// top
module top(
    input logic clk,
    input logic rst,
    output logic    RGB_G,
    output logic    RGB_R,
    output logic    RGB_B
);
For scale: roughly 4,900 cells after synthesis, roughly 570 flip-flops, roughly 5 I/O pins, about 0.040 sq mm of cells after synthesis.
export LEC_CHECK = 0
export CAP_MARGIN = 20
export CORE_MARGIN = 2
export CORE_UTILIZATION = 65
export SLEW_MARGIN = 20
create_clock -name core_clock -period 4.44 [get_ports {clk}]
run.sh (not shown) runs the stock make flow with config.mk's settings and CLKGATE_MAP_FILE=.
The first run reached the layout checks and failed them: setup timing.
Rerun with:
- CORE_UTILIZATION: 65 -> 72
- CTS_CLUSTER_SIZE: unset -> 96
- SETUP_SLACK_MARGIN: unset -> -0.71
- clock period: 4.44 -> 8.3 ns (I/O delays scaled with it)
=> Now the flow passed the timing, DRC and antenna checks. Clock-buffer cell count is lower by 2. Clock power came out lower by well over a third. Die size came out lower by roughly a tenth. Utilization increases by 5.2 points. Sequential power drops by well over a third. Synthesized cell count does not change. Design area drops by a few percent.

top again, from the RTL that the note above started with.
Settings: LEC_CHECK=0, ABC_AREA=0, CAP_MARGIN=20, CORE_MARGIN=2, CORE_UTILIZATION=72, CTS_CLUSTER_DIAMETER=209, PLACE_DENSITY=0.79, SETUP_SLACK_MARGIN=-0.03, SLEW_MARGIN=20, TNS_END_PERCENT=5; clock period 3.56 ns.
The baseline completed, yet does not pass: negative setup slack.
Next try:
ABC_AREA = default   (was 0)
CTS_CLUSTER_DIAMETER = default   (was 209)
CTS_CLUSTER_SIZE = 77   (was default)
PLACE_DENSITY = default   (was 0.79)
PLACE_DENSITY_LB_ADDON = 0.0   (was default)
SETUP_SLACK_MARGIN = 1.27   (was -0.03)
clock period = 4.44 ns   (was 3.56 ns; I/O delays follow)
With this change the flow finished clean.
Sequential share of layout area is higher by 1.4 points.
Global-route usage went down by 4.1 points.
Cell area is lower by 4.4%.
Utilization is lower by 3.9 points.
Worst hold slack is about the same.
Next try:
CORE_UTILIZATION = 65   (was 72)
CTS_CLUSTER_SIZE = default   (was 77)
PLACE_DENSITY_LB_ADDON = default   (was 0.0)
SETUP_SLACK_MARGIN = default   (was 1.27)
TNS_END_PERCENT = default   (was 5)
clock period = 4.94 ns   (was 4.44 ns; I/O delays follow)
After rerunning: Via count goes down by a few percent; fmax went down by a few percent; global-route usage drops by 3.1 points.
Next try:
ABC_AREA = 1   (was default)
CORE_UTILIZATION = 28   (was 65)
clock period = 10.0 ns   (was 4.94 ns; I/O delays follow)
The new run completed without violations; via count grows by well over a third; wire length climbs by well over a third; non-clock buffer count is lower by 11; global-route usage decreases by 11 points; die area went up to 2.7 times its value; setup slack is better by 5.2 ns.
Next try:
CAP_MARGIN = 5   (was 20)
CELL_PAD_IN_SITES_DETAIL_PLACEMENT = 1   (was default)
CELL_PAD_IN_SITES_GLOBAL_PLACEMENT = 1   (was default)
CORE_UTILIZATION = 53   (was 28)
HOLD_SLACK_MARGIN = 0.13   (was default)
PLACE_DENSITY = 0.42   (was default)
SLEW_MARGIN = 10   (was 20)
Effect: Fmax went up by 0.44%; via count goes up by 4.9%; design area is lower by 2.7%; die area came out lower by 47%; hold slack stays flat; cell count fell by 11%; synthesized area is unchanged; core utilization increases by 27 points; power decreases by 1.0%.

JK:
The RTL this note starts from:
==> flow/design.v <==
module pwm #(
    parameter step = 10000
)(
    input logic clk, 
    input logic rst,
    input integer duty_cycle,  
    output logic pwm_out
);
    integer pwm_on;
    localparam integer scalar = step/100;
    int pwm_count;
    logic switch;
    always_ff @(posedge clk) begin
        if (rst) begin
            pwm_on <= 0;
            pwm_count <= 0;
            switch <= 0;
        end
        else begin
        pwm_on <= duty_cycle*scalar;
        if (duty_cycle >= 99 || duty_cycle <= 1) begin
            if (duty_cycle >= 99) begin
                switch <= 0;
            end
            if (duty_cycle <= 1) begin
                switch <= 1;
            end
        end
        else begin
            if (pwm_count > pwm_on - 1) begin
                switch <= 1;
                if (pwm_count > step - 1) begin
                    pwm_count <= 0;
                    switch <= 0;
                end
                else begin
                    pwm_count <= pwm_count + 1;
                end
            end
            else begin
                pwm_count <= pwm_count + 1;
            end
        end
        end
    end
    assign pwm_out = (switch) ? 1'b1 : 1'b0;
endmodule
module ramp #(
    parameter step = 2000000,  
    parameter [0:6] steps = 7'b0011100,  
    parameter int n_steps = $bits(steps)
)(
    input logic clk,
    input logic rst,
    output int pwm_value
);
    integer stage;  
    integer count;  
    integer pwm_count;  
    localparam integer substep = step / 100;
    function automatic integer rate(input integer i);
        integer next;
        integer current;
        begin
            if (i < n_steps - 1) next = steps[i + 1] ? 100 : 0;
            else next = steps[0] ? 100 : 0;
            current = steps[i] ? 100 : 0;
            rate = (next - current) / 100;
        end
    endfunction
    integer stage_rate;
    always_comb begin
        stage_rate = 0;
        for (int i = 0; i < n_steps; i++)
            if (stage == i) stage_rate = rate(i);
    end
    always_ff @(posedge clk) begin
        if (rst) begin
            stage <= 0;
            count <= 0;
            pwm_count <= 0;
            if (steps[0]) pwm_value <= 100;
            else pwm_value <= 0;
        end
        else begin
        pwm_count <= pwm_count + 1;
        if (pwm_count == substep - 1) begin
            pwm_value <= pwm_value + stage_rate;
            pwm_count <= 0;
        end
        count <= count + 1;  
        if (count == step) begin
            count <= 0;  
            if (stage < n_steps - 1) begin
                stage <= stage + 1;
            end 
            else begin
                stage <= 0;
                if (steps[0]) pwm_value <= 100;
                else pwm_value <= 0;
            end
        end
        end
    end
endmodule
module top(
    input logic clk,
    input logic rst,
    output logic    RGB_G,
    output logic    RGB_R,
    output logic    RGB_B
);
    logic red_out;
    integer red;
    logic green_out;
    integer green;
    logic blue_out;
    integer blue;
    ramp #(
        .steps (7'b1100011)
    )
    u1 (
        .clk (clk),
        .rst (rst),
        .pwm_value (red)
    );
    ramp #(
        .steps (7'b0111000)
    )
    u2 (
            .clk (clk),
            .rst (rst),
            .pwm_value (green)
        );
    ramp #(
        .steps (7'b0001110)
    )
    u3 (
        .clk (clk),
        .rst (rst),
        .pwm_value (blue)
    );
    pwm u4 (
        .clk (clk),
        .rst (rst),
        .duty_cycle (red),
        .pwm_out (red_out)
    );
    assign RGB_R = red_out;
    pwm u5 (
        .clk (clk),
        .rst (rst),
        .duty_cycle (green),
        .pwm_out (green_out)
    );
    assign RGB_G = green_out;
    pwm u6 (
        .clk (clk),
        .rst (rst),
        .duty_cycle (blue),
        .pwm_out (blue_out)
    );
    assign RGB_B = blue_out;
endmodule
Settings: LEC_CHECK=0, ABC_AREA=0, CAP_MARGIN=20, CELL_PAD_IN_SITES_DETAIL_PLACEMENT=2, CELL_PAD_IN_SITES_GLOBAL_PLACEMENT=1, CORE_ASPECT_RATIO=0.9, CORE_MARGIN=2, CORE_UTILIZATION=15, CTS_CLUSTER_SIZE=97, GPL_TIMING_DRIVEN=0, SLEW_MARGIN=25, TNS_END_PERCENT=75; clock period 7.5 ns.
Input changes introduced in MS (baseline for comparison: JK):
- SETUP_SLACK_MARGIN newly set to 0.53
- CELL_PAD_IN_SITES_DETAIL_PLACEMENT removed (was 2)
- GPL_TIMING_DRIVEN removed (was 0)
- CORE_ASPECT_RATIO changed from 0.9 to 1.48
- CORE_UTILIZATION changed from 15 to 70
- SLEW_MARGIN changed from 25 to 20
- CELL_PAD_IN_SITES_GLOBAL_PLACEMENT removed (was 1)
- the clock period (ns, I/O delays scaled along) changed from 7.5 to 3.88
## What came out
From JK to MS the numbers moved as follows: final clock period utilization by the worst path now sits higher; wire length of the first global-routing pass shows a reduction of 38000 um; number of multi-input combinational cells in the layout barely changed; cell count -30%.
Post-route total power deteriorates in MS relative to JK.
NOTE: combinational cell fraction of total power in MS exceeds that of JK
The clock share of power of MS is lower than that of JK.
As far as mean area per synthesized cell goes, MS and JK are indistinguishable; the numbers are identical.
Relative to JK, non-clock buffer count has increased by 228 in MS.
[flow] MS | stages: complete | final checks: fail | reason: negative setup slack
Lower core utilization of the finished layout was reported by JK, not MS.
On routed wire length, JK loses to MS.
MS vs JK, heaviest power group: sequential cells vs the clock network
Inputs modified between MS and AL:
- clearing CORE_ASPECT_RATIO, which used to be 1.48
- clearing TNS_END_PERCENT, which used to be 75
- clearing CTS_CLUSTER_SIZE, which used to be 97
- clearing ABC_AREA, which used to be 0
- swapping 70 for 40 in CORE_UTILIZATION
- clearing SETUP_SLACK_MARGIN, which used to be 0.53
- swapping 3.88 for 4.81 in the clock period (ns, I/O delays scaled along)
- AL: full flow OK, the timing, DRC and antenna checks passed
- Fraction of the core area occupied by cells at floorplan is lower on AL
- A biggest power consumer among the groups of the clock network is what AL shows, while sequential cells belongs to MS.
- Going from MS to AL, first-pass GRT wire length decreased by about 10% relative to the old numbers; sequential power decreased by 19% relative to the old numbers; fraction of met1 tracks used by global routing decreased by 10 points relative to the old numbers; global-route usage decreased by 16 points relative to the old numbers.
- Multi-input gate share of total cell area came out lower on AL than on MS.
- Sort MS and AL by final worst setup slack, ascending, and MS comes first.
- Delta (AL minus MS): routed wire length now sits lower; total power now sits lower.

Setup of garnet:
// top: RTL as listed in full above, without the edits since
clock: 7.04 ns
lec_check: 0
abc_area: 0
cap_margin: 20
core_aspect_ratio: 1.48
core_margin: 2
core_utilization: 72
cts_cluster_diameter: 43
cts_cluster_size: 97
place_density_lb_addon: 0.25
setup_slack_margin: 1.07
slew_margin: 20
tns_end_percent: 75
Inputs modified between garnet and sierra:
==> flow/config.mk <==
export PLATFORM = sky130hd
export DESIGN_NAME = top
export DESIGN_NICKNAME = top
export VERILOG_FILES = /design/flow/design.v
export SDC_FILE = /design/flow/constraint.sdc
export NUM_CORES = 4
export LEC_CHECK = 0
export ABC_AREA = 0
export CAP_MARGIN = 20
export CORE_ASPECT_RATIO = 0.95
export CORE_MARGIN = 2
export CORE_UTILIZATION = 70
export CTS_CLUSTER_SIZE = 97
export SETUP_SLACK_MARGIN = -0.3
export SLEW_MARGIN = 20
export TNS_END_PERCENT = 75
==> flow/constraint.sdc <==
create_clock -name core_clock -period 2.99 [get_ports {clk}]
set_input_delay 0.5980 -clock core_clock [delete_from_list [all_inputs] [get_ports {clk}]]
set_output_delay 0.5980 -clock core_clock [all_outputs]
set_load 0.01 [all_outputs]
==> comparison <==
Summary of sierra and garnet: one run falls short of a clean finish, namely sierra.
sierra: flow complete, layout not clean; failing: max-capacitance violations, max-slew violations, negative setup slack
Re sequential share of layout area: sierra and garnet aren't equal, and the higher value belongs to garnet.
Higher fraction of power consumed by combinational cells goes to sierra over garnet.
Of sierra and garnet, garnet shows the lower utilization, with sierra above it.
sierra reports a lower minimum setup slack in the final design than garnet does.
Input changes introduced in quartz (baseline for comparison: sierra):
-- flow/config.mk --
<<< sierra, line 9
export CAP_MARGIN = 20
export CORE_ASPECT_RATIO = 0.95
export CORE_MARGIN = 2
export CORE_UTILIZATION = 70
export CTS_CLUSTER_SIZE = 97
export SETUP_SLACK_MARGIN = -0.3
export SLEW_MARGIN = 20
>>> quartz, line 9
export CAP_MARGIN = 20
export CORE_ASPECT_RATIO = 1.48
export CORE_MARGIN = 2
export CORE_UTILIZATION = 65
export CTS_CLUSTER_SIZE = 97
export SLEW_MARGIN = 20
==> flow/constraint.sdc <==
create_clock -name core_clock -period 3.69 [get_ports {clk}]
set_input_delay 0.7380 -clock core_clock [delete_from_list [all_inputs] [get_ports {clk}]]
set_output_delay 0.7380 -clock core_clock [all_outputs]
set_load 0.01 [all_outputs]
## What came out
- Ran to the end and failed final checks on negative setup slack: quartz.
- Between quartz and sierra, multi-input logic area is lower for quartz, sierra comes in above that.
- quartz reports its highest metal layer with signal wires as met4 while sierra reports met5.
- Between quartz and sierra, number of max-slew violations in the final report is higher for sierra, quartz comes in under that.
- sierra has a lower setup slack than quartz.
- In the tables for quartz and sierra, sequential share of layout area reads higher with quartz.
Input changes introduced in amber (baseline for comparison: quartz):
-- flow/config.mk --
<<< quartz, line 7
export LEC_CHECK = 0
export ABC_AREA = 0
export CAP_MARGIN = 20
export CORE_ASPECT_RATIO = 1.48
export CORE_MARGIN = 2
export CORE_UTILIZATION = 65
export CTS_CLUSTER_SIZE = 97
>>> amber, line 7
export LEC_CHECK = 0
export ABC_AREA = 1
export CAP_MARGIN = 20
export CORE_ASPECT_RATIO = 0.94
export CORE_MARGIN = 2
export CORE_UTILIZATION = 71
export CTS_CLUSTER_SIZE = 97
==> flow/constraint.sdc <==
create_clock -name core_clock -period 3.14 [get_ports {clk}]
set_input_delay 0.6280 -clock core_clock [delete_from_list [all_inputs] [get_ports {clk}]]
set_output_delay 0.6280 -clock core_clock [all_outputs]
set_load 0.01 [all_outputs]
Findings:
amber did not make it past 5_1_grt, where a tool error ended it.
The count of instantiated cells in the yosys netlist in amber is 1.4 times that in quartz.
In amber relative to quartz, total cell area reported by yosys after synthesis had gone up by more than 10%.
Diff quartz -> amber | y dimension of the die | decrease of about 17%
Sort amber and quartz by complex-gate fraction of the synthesized area, ascending, and amber comes first.
Average cell area after synthesis down about 18% in amber wrt quartz
amber vs. quartz: post-placement cell area shows an increase of 0.0081 sq mm; cell area after technology mapping shows an increase of about 17%; area share of fa/ha/maj cells after synthesis shows a reduction of 2.9 points.
As far as number of hold-repair buffers added at the cts stage goes, quartz and amber are indistinguishable; the numbers are identical.

RTL: the design.v shown in full above, as it stands there.
export LEC_CHECK = 0
export ABC_AREA = 0
export CAP_MARGIN = 20
export CELL_PAD_IN_SITES_DETAIL_PLACEMENT = 2
export CELL_PAD_IN_SITES_GLOBAL_PLACEMENT = 1
export CORE_ASPECT_RATIO = 0.9
export CORE_MARGIN = 2
export CORE_UTILIZATION = 15
export CTS_CLUSTER_SIZE = 97
export GPL_TIMING_DRIVEN = 0
export MIN_ROUTING_LAYER = met2
export SETUP_SLACK_MARGIN = 0.26
export SLEW_MARGIN = 25
export TNS_END_PERCENT = 75
create_clock -name core_clock -period 7.5 [get_ports {clk}]
==> next run, changes <==
Settings changed: CELL_PAD_IN_SITES_DETAIL_PLACEMENT 2 to default, CELL_PAD_IN_SITES_GLOBAL_PLACEMENT 1 to default, CORE_ASPECT_RATIO 0.9 to default, CORE_UTILIZATION 15 to 28, CTS_CLUSTER_SIZE 97 to default, HOLD_SLACK_MARGIN from default to 0.27, MAX_ROUTING_LAYER from default to met4, MIN_ROUTING_LAYER met2 to default, SETUP_SLACK_MARGIN 0.26 to 2.48, TNS_END_PERCENT 75 to default.
Clock period 7.5 ns to 10.0 ns, I/O delays scaled along.
Setup slack improves by 2.7 ns.
Combinational power drops by about 35%.
Wire length drops by 28%.
==> next run, changes <==
Settings changed: CAP_MARGIN 20 to 35, CORE_ASPECT_RATIO from default to 0.96, CTS_CLUSTER_DIAMETER from default to 60, GPL_TIMING_DRIVEN 0 to 1, MAX_ROUTING_LAYER met4 to met5, MIN_ROUTING_LAYER from default to met2, PLACE_DENSITY_LB_ADDON from default to 0.06, SETUP_SLACK_MARGIN 2.48 to 0.59, SLEW_MARGIN 25 to 5.
The new run went through all stages and came out clean.
Design area climbs by about 1.5%.
Synthesized area stays the same.
Clock power climbs by about 35%.

// top: RTL as listed in full above, without the edits since
export LEC_CHECK = 0
export CAP_MARGIN = 20
export CORE_MARGIN = 2
export CORE_UTILIZATION = 72
export PLACE_DENSITY_LB_ADDON = 0.02
export SETUP_SLACK_MARGIN = 1.46
export SLEW_MARGIN = 20
create_clock -name core_clock -period 4.94 [get_ports {clk}]
Next try:
Settings changed: CORE_UTILIZATION 72 to 63, PLACE_DENSITY_LB_ADDON 0.02 to default, SETUP_SLACK_MARGIN 1.46 to default.
Clock period 4.94 ns to 4.81 ns, I/O delays scaled along.
Non-clock buffer count shrinks by 279.
Clock skew shrinks by 0.0049 ns.
Final area shrinks by roughly a tenth.
Hold slack is worse by 0.0050 ns.
Routed wire length shrinks by a quarter to a third.
Clock power grows by a few percent.
Worst setup slack is worse by 0.12 ns.
Next try:
Settings changed: ABC_AREA from default to 1, CORE_UTILIZATION 63 to 72, PLACE_DENSITY_LB_ADDON from default to 0.26, TNS_END_PERCENT from default to 5.
Clock period 4.81 ns to 2.85 ns, I/O delays scaled along.
- With this change the flow did not get past global routing (GRT-0116)
- synthesized cell count climbs by well over a third
- die area came out higher by a few percent
- synthesized area is higher by about a fifth
Next try:
Settings changed: ABC_AREA 1 to default, CORE_UTILIZATION 72 to 62, CTS_CLUSTER_SIZE from default to 96, PLACE_DENSITY_LB_ADDON 0.26 to default, TNS_END_PERCENT 5 to default.
Clock period 2.85 ns to 7.57 ns, I/O delays scaled along.
The changed run completed with no timing, DRC or antenna violations. Area after synthesis goes down by 15%. Die size goes down by 1.1%. Synthesized cell count goes down by 31%.
Power figures rest on the tool's default switching activity, not on a simulated workload.
